## run 1
Design RNG, start of the top module:
module RNG(
    input               CLK,
    input               RST,
    input               RND_IN,
    output reg [7:0]    OUT,
    output reg          WE,
    input               FULL
);
export LEC_CHECK = 0
export CAP_MARGIN = 20
export CORE_MARGIN = 2
export CORE_UTILIZATION = 67
export CTS_CLUSTER_DIAMETER = 32
export HOLD_SLACK_MARGIN = 0.3
export PLACE_DENSITY = 0.6
export SETUP_SLACK_MARGIN = -0.14
export SLEW_MARGIN = 20
create_clock -name core_clock -period 1.82 [get_ports {CLK}]
run.sh (not shown) runs the stock make flow with config.mk's settings and CLKGATE_MAP_FILE=.
Run 1: all stages done; final checks FAILED (negative setup slack).
## Diff of input files: run 2 against run 1
Settings: CORE_UTILIZATION now 70, was 67; SETUP_SLACK_MARGIN no longer set, was -0.14; CTS_CLUSTER_DIAMETER no longer set, was 32; PLACE_DENSITY no longer set, was 0.6; HOLD_SLACK_MARGIN no longer set, was 0.3; the clock period (ns, I/O delays scaled along) now 2.1, was 1.82.
==> comparison <==
Run 2: flow complete, layout not clean; failing: negative setup slack. Layout checks on run 1: not met. Flow itself completed; violations: negative setup slack. Going from run 1 to run 2, area added between synthesis and finish shrinks by 8.8 points. Path category of the worst min-delay check = input port to flop: run 2; path category of the worst min-delay check = flop to flop: run 1. | insertion delay at the late pin of the worst-skew pair | higher: run 1 |. Clock power: run 2 vs run 1 down about 46%. Between run 2 and run 1, the post-layout period usage of the worst path is higher for run 1. Run 1 → run 2: first-pass GRT wire length -about 7%, global-route met1 utilization decreased 0.27 points. Tap cell instance count in run 2 is 22 below run 1. Comparing run 2 and run 1, the higher data required time at the worst endpoint was measured on run 2. The final reports for run 2 and run 1 show worst setup slack higher in the former.
diff inputs: run 2 => run 3
Settings: PLACE_DENSITY newly set to 0.6; SETUP_SLACK_MARGIN newly set to 1.05; CORE_UTILIZATION changed from 70 to 40; the clock period (ns, I/O delays scaled along) changed from 2.1 to 3.64.
==> results <==
Run 3 went all the way through the flow, and no timing, DRC or antenna check failed. Run 3 vs. run 2: post-route worst setup slack up 1.38 ns, area growth from synthesis to layout down 3.3 points, worst relative slew slack down 8.8 points. Taking run 2 as the reference, in run 3 share of final layout cell area taken by non-clock buffers saw a decrease; net switching component of the power decreased 39%; via count went down by 2476; final cell count rose by 698; total placed instance area shrank by about 4%. For run 2, the kind of path behind the tightest hold check was input port to flop, unlike run 3, where it was flop to flop.
Modified inputs, run 4 compared to run 3
Settings: setting CTS_CLUSTER_DIAMETER to 353 for the first time; changing CAP_MARGIN from 20 to 15; removing SETUP_SLACK_MARGIN (formerly 1.05); changing CORE_UTILIZATION from 40 to 72; changing the clock period (ns, I/O delays scaled along) from 3.64 to 2.02.
Run 4 finished all stages; however, its layout fails the closing checks, the failures being negative setup slack. Compared with run 3, run 4 shows a higher number of buffers added for setup after CTS. Run 4 vs run 3: share of the core filled by cells before placement up. Global-route wire length before repair went up by a few percent going from run 3 to run 4. Going from run 3 to run 4, register share of the cell area has decreased; vias per cell increased by 18% relative to the old numbers; net count reported at finish now sits higher. Run 4 reports a higher final estimated routing congestion in global placement than run 3 does. [run 4] clock power rose 77% relative to run 3. Clock-buffer cell count shrinks by more than 10% when moving from run 3 to run 4. On path length in cells of the critical path, the higher figure sits with run 3, not run 4.


RNG again, from the RTL that the note above started with.
clock: 2.02 ns
lec_check: 0
abc_area: 1
cap_margin: 15
core_aspect_ratio: 0.71
core_margin: 2
core_utilization: 72
cts_cluster_diameter: 370
cts_cluster_size: 14
gpl_routability_driven: 0
place_density_lb_addon: 0.06
setup_slack_margin: 0.58
slew_margin: 20
The starting point reached the layout checks and failed them: setup timing.
Then changed:
--- a/flow/config.mk
+++ b/flow/config.mk
@@ -8 +7,0 @@
-export ABC_AREA = 1
@@ -13,4 +12,2 @@
-export CTS_CLUSTER_DIAMETER = 370
-export CTS_CLUSTER_SIZE = 14
-export GPL_ROUTABILITY_DRIVEN = 0
-export PLACE_DENSITY_LB_ADDON = 0.06
+export CTS_CLUSTER_DIAMETER = 90
+export PLACE_DENSITY = 0.6
Effect:
- The changed run finished but fails on setup timing
- sequential share of layout area shrinks by 1.3 points
- synthesized cell count shrinks by 3.8%
- cell area grows by 2.1%
- hold slack is worse by 0.017 ns
- first-iteration DRC count grows by 6.4%
- utilization grows by 1.9 points
- global-route usage grows by 0.71 points
- synthesized area shrinks by about 0.4%
- register-to-register slack is worse by 0.34 ns
- total power grows by about 3.5%
- routed wire length grows by 2.2%
Then changed:
--- a/flow/config.mk
+++ b/flow/config.mk
@@ -8,2 +8,2 @@
-export CAP_MARGIN = 15
-export CORE_ASPECT_RATIO = 0.71
+export ABC_AREA = 1
+export CAP_MARGIN = 20
@@ -12 +12 @@
-export CTS_CLUSTER_DIAMETER = 90
+export CTS_CLUSTER_DIAMETER = 372
@@ -14 +13,0 @@
-export SETUP_SLACK_MARGIN = 0.58
The changed run reached the layout checks and failed them: setup timing.
Non-clock buffer count is lower by 78.
Via count is lower by 0.89%.
Register-to-register slack improves by 0.32 ns.
Critical path depth is higher by 3.
Then changed:
--- a/flow/config.mk
+++ b/flow/config.mk
@@ -9,0 +10 @@
+export CORE_ASPECT_RATIO = 1.44
@@ -12,0 +14 @@
+export CTS_CLUSTER_SIZE = 10
@@ -13,0 +16 @@
+export SETUP_SLACK_MARGIN = 0.42
- The changed run completed and failed the layout checks on setup timing
- via count rose by 2.3%
- area after synthesis stays the same
- wire length climbs by 5.5%
- clock-buffer cell count goes up by 9
- setup slack loses 0.060 ns
- combinational power is higher by about 7%
- sequential share of layout area falls by 1.8 points
- hold slack gets worse by 0.17 ns
- design area rises by about 3%
Then changed:
--- a/flow/config.mk
+++ b/flow/config.mk
@@ -8 +7,0 @@
-export ABC_AREA = 1
@@ -10 +8,0 @@
-export CORE_ASPECT_RATIO = 1.44
@@ -12,3 +10 @@
-export CORE_UTILIZATION = 72
-export CTS_CLUSTER_DIAMETER = 372
-export CTS_CLUSTER_SIZE = 10
+export CORE_UTILIZATION = 60
@@ -16 +11,0 @@
-export SETUP_SLACK_MARGIN = 0.42
==> flow/constraint.sdc (replaced) <==
create_clock -name core_clock -period 3.64 [get_ports {CLK}]
set_input_delay 0.7280 -clock core_clock [delete_from_list [all_inputs] [get_ports {CLK}]]
set_output_delay 0.7280 -clock core_clock [all_outputs]
set_load 0.01 [all_outputs]
The changed run went through all stages and came out clean.
Wire length fell by 6.1%.
Global-route usage fell by 7.9 points.
Synthesized area fell by 0.38%.
Critical path depth fell by 7.
Via count fell by 9.2%.
Worst setup slack gains 0.61 ns.
Cell count fell by 3.9%.
Core utilization fell by 20 points.
Design area fell by 7.8%.


RNG again, from the RTL that the note above started with.
Design RNG, start of the top module:
module RNG(
    input               CLK,
    input               RST,
    input               RND_IN,
    output reg [7:0]    OUT,
    output reg          WE,
    input               FULL
);
reg [7:0]           RND_DAT;
reg [2:0]           RND_SHIFT;
reg                 RND_CNT;
reg [15:0]          start;
reg                 tog;
reg                 rd;
reg                 rd_ok;
reg                 init;
reg [63:0]          l0_0;
reg [64:0]          l0_1;
reg [65:0]          l0_2;
reg [63:0]          l1_0;
reg [64:0]          l1_1;
reg [65:0]          l1_2;
reg [63:0]          l2_0;
reg [64:0]          l2_1;
reg [65:0]          l2_2;
reg [63:0]          l3_0;
reg [64:0]          l3_1;
reg [65:0]          l3_2;
reg [63:0]          l4_0;
reg [64:0]          l4_1;
reg [65:0]          l4_2;
reg [63:0]          l5_0;
reg [64:0]          l5_1;
reg [65:0]          l5_2;
reg [63:0]          l6_0;
reg [64:0]          l6_1;
reg [65:0]          l6_2;
reg [63:0]          l7_0;
reg [64:0]          l7_1;
reg [65:0]          l7_2;
reg [15:0]          i_cnt;
reg [3:0]           upd;
always @(posedge CLK)
begin
    if (!RST) begin
        rd_ok <= 0;
        i_cnt <= 0;
        init <= 0;
        upd <= 0;
        WE <= 0;
    end else begin
        if (init == 0) begin
            rd_ok <= 0;
            if (i_cnt == 208)
                init = 1;
            else if (rd == 1) begin
                rd_ok <= 1;
                i_cnt <= i_cnt + 1;
                case (i_cnt)
                    0:   l0_0[7:0]   <= RND_DAT;
                    1:   l0_0[15:8]  <= RND_DAT;
                    2:   l0_0[23:16] <= RND_DAT;
                    3:   l0_0[31:24] <= RND_DAT;
                    4:   l0_0[39:32] <= RND_DAT;
                    5:   l0_0[47:40] <= RND_DAT;
                    6:   l0_0[55:48] <= RND_DAT;
                    7:   l0_0[63:56] <= RND_DAT;
                    8:   l0_1[7:0]   <= RND_DAT;
                    9:   l0_1[15:8]  <= RND_DAT;
                    10:  l0_1[23:16] <= RND_DAT;
                    11:  l0_1[31:24] <= RND_DAT;
                    12:  l0_1[39:32] <= RND_DAT;
                    13:  l0_1[47:40] <= RND_DAT;
                    14:  l0_1[55:48] <= RND_DAT;
  ...
clock: 2.42 ns
lec_check: 0
cap_margin: 20
cell_pad_in_sites_detail_placement: 0
core_aspect_ratio: 0.73
core_margin: 2
core_utilization: 72
cts_cluster_diameter: 370
cts_cluster_size: 26
gpl_timing_driven: 1
max_routing_layer: met5
place_density_lb_addon: 0.05
setup_slack_margin: 0.72
slew_margin: 40
The first run finished but fails on negative setup slack.
Rerun with:
- CELL_PAD_IN_SITES_DETAIL_PLACEMENT: 0 -> unset
- CORE_ASPECT_RATIO: 0.73 -> unset
- CORE_UTILIZATION: 72 -> 40
- CTS_CLUSTER_DIAMETER: 370 -> unset
- CTS_CLUSTER_SIZE: 26 -> unset
- GPL_TIMING_DRIVEN: 1 -> unset
- MAX_ROUTING_LAYER: met5 -> unset
- PLACE_DENSITY: unset -> 0.6
- PLACE_DENSITY_LB_ADDON: 0.05 -> unset
- SETUP_SLACK_MARGIN: 0.72 -> unset
- SLEW_MARGIN: 40 -> 20
- clock period: 2.42 -> 5.0 ns (I/O delays scaled with it)
Now the flow completed without violations; design area goes down by 2.7%; die size increases by 79%; clock skew goes down by 7.1 ps; final cell count went up by 11%; routed wire length falls by 2.5%; clock-buffer cell count went up by 104; power shrinks by 40%; setup slack gets better by 1600 ps; flip-flop count does not change.
Rerun with:
- CORE_UTILIZATION: 40 -> 66
- clock period: 5.0 -> 2.02 ns (I/O delays scaled with it)
The new run produced a layout that fails on negative setup slack; sequential power rises by well over a third; flip-flop count does not change; sequential share of layout area falls by 5.0 points; wire length rises slightly; worst hold slack loses 160 ps; via count rises by a few percent; worst setup slack loses 2000 ps; global-route usage rises by 13 points; power rises by well over a third.
Rerun with:
- CORE_UTILIZATION: 66 -> 9
- clock period: 2.02 -> 5.61 ns (I/O delays scaled with it)
Now the flow finished with timing, DRC and antenna clean.
Cell area came out higher by 3.7%.
Cell count came out higher by 100%.
Sequential share of layout area came out lower by 2.2 points.
Worst hold slack gets better by 150 ps.
Total power came out lower by 65%.
Fmax came out lower by 32%.
Setup slack gets better by 2400 ps.
Clock skew came out higher by 13 ps.
Global-route usage came out lower by 28 points.
Wire length came out lower by 0.57%.
Rerun with:
- CORE_UTILIZATION: 9 -> 58
- PLACE_DENSITY: 0.6 -> unset
- clock period: 5.61 -> 2.65 ns (I/O delays scaled with it)
=> The changed run produced a clean layout; worst setup slack loses 1800 ps; cell count is lower by 51%; total power is higher by 120%; wire length hardly moves; via count is higher by 2.7%; critical path depth is higher by 4; hold slack loses 240 ps; design area is lower by 8.2%; area after synthesis does not change; first-iteration DRC count is lower by 3.9%.


Starting RTL as in the previous note.
make LEC_CHECK=0 ABC_AREA=1 CAP_MARGIN=20 CELL_PAD_IN_SITES_DETAIL_PLACEMENT=1 CELL_PAD_IN_SITES_GLOBAL_PLACEMENT=1 CORE_ASPECT_RATIO=1.59 CORE_MARGIN=2 CORE_UTILIZATION=50 CTS_CLUSTER_DIAMETER=94 CTS_CLUSTER_SIZE=26 GPL_TIMING_DRIVEN=1 MAX_ROUTING_LAYER=met5 PLACE_DENSITY_LB_ADDON=0.07 SLEW_MARGIN=0 TNS_END_PERCENT=15 finish   # period 2.42 ns
The starting point finished clean.
Next try:
- ABC_AREA: 1 -> default
- CAP_MARGIN: 20 -> 15
- CELL_PAD_IN_SITES_DETAIL_PLACEMENT: 1 -> default
- CELL_PAD_IN_SITES_GLOBAL_PLACEMENT: 1 -> default
- CORE_ASPECT_RATIO: 1.59 -> default
- CORE_UTILIZATION: 50 -> 72
- CTS_CLUSTER_SIZE: 26 -> default
- GPL_TIMING_DRIVEN: 1 -> default
- MAX_ROUTING_LAYER: met5 -> default
- PLACE_DENSITY: default -> 0.6
- PLACE_DENSITY_LB_ADDON: 0.07 -> default
- SLEW_MARGIN: 0 -> 20
- TNS_END_PERCENT: 15 -> default
- clock period: 2.42 -> 2.02 ns (I/O delays scaled with it)
This time the run finished but failed the layout checks on negative setup slack.
Clock power came out higher by 100%.
Hold slack got worse by 320 ps.
Count of clock-buffer cells in the layout came out higher by 95.
Area after synthesis came out lower by 0.38%.
Next try:
- CORE_ASPECT_RATIO: default -> 0.71
- CTS_CLUSTER_DIAMETER: 94 -> 90
- SETUP_SLACK_MARGIN: default -> -0.19
Result:
- The changed run finished but failed the layout checks on negative setup slack
- routed wire length stays flat
- global-route usage came out lower by 0.39 points
- via count came out lower by about 0.9%
Next try:
- CAP_MARGIN: 15 -> 20
- CORE_ASPECT_RATIO: 0.71 -> default
- CORE_UTILIZATION: 72 -> 40
- CTS_CLUSTER_DIAMETER: 90 -> default
- SETUP_SLACK_MARGIN: -0.19 -> default
- clock period: 2.02 -> 3.64 ns (I/O delays scaled with it)
The new run completed with no timing, DRC or antenna violations; first-iteration DRC count goes down by about 36%; flip-flop count is unchanged; global-route usage goes down by 17 points.
Next try:
- CORE_UTILIZATION: 40 -> 67
- CTS_CLUSTER_DIAMETER: default -> 32
- clock period: 3.64 -> 2.17 ns (I/O delays scaled with it)
The new run completed and failed the layout checks on negative setup slack.
Maximum frequency went up by 29%.
Worst setup slack is worse by 740 ps.
Utilization went up by 40 points.
Power went up by 110%.
Next try:
- CORE_UTILIZATION: 67 -> 65
- SETUP_SLACK_MARGIN: default -> 0.37
- TNS_END_PERCENT: default -> 5
What happened: The changed run completed and failed the layout checks on negative setup slack; via count drops slightly; final area came out lower slightly; setup slack got worse by 66 ps; combinational power barely changes; critical path depth rises by 2; clock-buffer cell count is higher by 3; synthesized cell count stays the same; register-to-register slack degrades by 70 ps; cell count increases slightly; fmax came out lower by a few percent.


build 89:
Starting RTL as in the previous note.
Settings: LEC_CHECK=0, CAP_MARGIN=20, CORE_MARGIN=2, CORE_UTILIZATION=72, CTS_CLUSTER_DIAMETER=93, PLACE_DENSITY=0.36, SETUP_SLACK_MARGIN=0.61, SLEW_MARGIN=20; clock period 2.47 ns.
To summarise build 89: no stage aborted, but the layout did not pass its checks, failing on negative setup slack.
diff inputs: build 89 => build 53
--- a/flow/config.mk
+++ b/flow/config.mk
@@ -11,3 +11 @@
-export CTS_CLUSTER_DIAMETER = 93
-export PLACE_DENSITY = 0.36
-export SETUP_SLACK_MARGIN = 0.61
+export CTS_CLUSTER_SIZE = 42
==> flow/constraint.sdc <==
create_clock -name core_clock -period 3.8 [get_ports {CLK}]
set_input_delay 0.7600 -clock core_clock [delete_from_list [all_inputs] [get_ports {CLK}]]
set_output_delay 0.7600 -clock core_clock [all_outputs]
set_load 0.01 [all_outputs]
Findings:
Build 53 | stages: all done | timing, DRC, antenna: all pass. When build 53 is measured against build 89, its worst endpoint data arrival time turns out 450 ps higher. Comparing critical path depth for build 89 and build 53, the smaller number came from build 53. Higher logic depth of the worst register-to-register path among build 89 and build 53: build 89. Taking build 89 as the reference point, the design area of build 53 falls by 0.0037 mm2. Route | build 53 vs build 89 | wire shorter in build 53. Relative to build 89, the number of setup buffers added after CTS of build 53 is lower by 31. As far as simple-gate share of the synthesized area goes, build 89 and build 53 are indistinguishable; the numbers are identical. Area figure in the yosys stat output came out exactly the same in build 89 and build 53. Comparing build 89 and build 53, the higher share of the final layout cell area in sequential cells was measured on build 53. Delta (build 53 minus build 89): largest stage delay on the critical path ~0 delta; via count went down by 3.3%.
For build 83, these inputs were changed with respect to build 53:
--- a/flow/config.mk
+++ b/flow/config.mk
@@ -11 +11,3 @@
-export CTS_CLUSTER_SIZE = 42
+export CTS_CLUSTER_DIAMETER = 396
+export PLACE_DENSITY = 0.36
+export SETUP_SLACK_MARGIN = -0.19
==> flow/constraint.sdc <==
create_clock -name core_clock -period 2.07 [get_ports {CLK}]
set_input_delay 0.4140 -clock core_clock [delete_from_list [all_inputs] [get_ports {CLK}]]
set_output_delay 0.4140 -clock core_clock [all_outputs]
set_load 0.01 [all_outputs]
Findings:
Build 83 had finished all stages when the layout checks came back failing, citing negative setup slack. Going from build 53 to build 83, amount of wire on met2 after detailed routing went up by 5.8 mm, placed standard-cell area grew by 0.0043 mm2, minimum period implied by the final worst setup slack now smaller, achievable clock frequency higher, minimum setup slack in the final design has decreased. Of build 83 and build 53, the lower overall power belongs to build 53. Worst setup path startpoint: i_cnt[15] -> build 83, i_cnt[0] -> build 53. Between build 83 and build 53, it is build 83 whose tally of clock buffers in the finished layout is higher, by 7.
> inputs changed (build 83 -> build 12)
--- a/flow/config.mk
+++ b/flow/config.mk
@@ -10,4 +10 @@
-export CORE_UTILIZATION = 72
-export CTS_CLUSTER_DIAMETER = 396
-export PLACE_DENSITY = 0.36
-export SETUP_SLACK_MARGIN = -0.19
+export CORE_UTILIZATION = 70
Findings:
- Every stage of build 12 finished as expected; the final checks, on the other hand, flagged negative setup slack, which means the layout fails.
- The lower met1 routed wirelength after detailed routing came out of build 83.
- The utilization of build 12 falls short of that of build 83 by 1.8 points.
- Build 12 vs build 83 — final critical delay including setup and external delays dropped 12 ps.
- Total placed instance area (lower): build 12
- In build 12, the flop share of the area came out 0.59 points below the value in build 83.
- Capture point of the worst path = l6_1[55]: build 83; capture point of the worst path = l5_1[29]: build 12
- [build 12] slack of the critical path rose 12 ps relative to build 83
- Lower met2 wire length among build 12 and build 83: build 83
- Build 12 vs. build 83: fraction of power consumed by the clock network has decreased, number of placed cells counting well taps did not really move.
Power figures rest on the tool's default switching activity, not on a simulated workload.
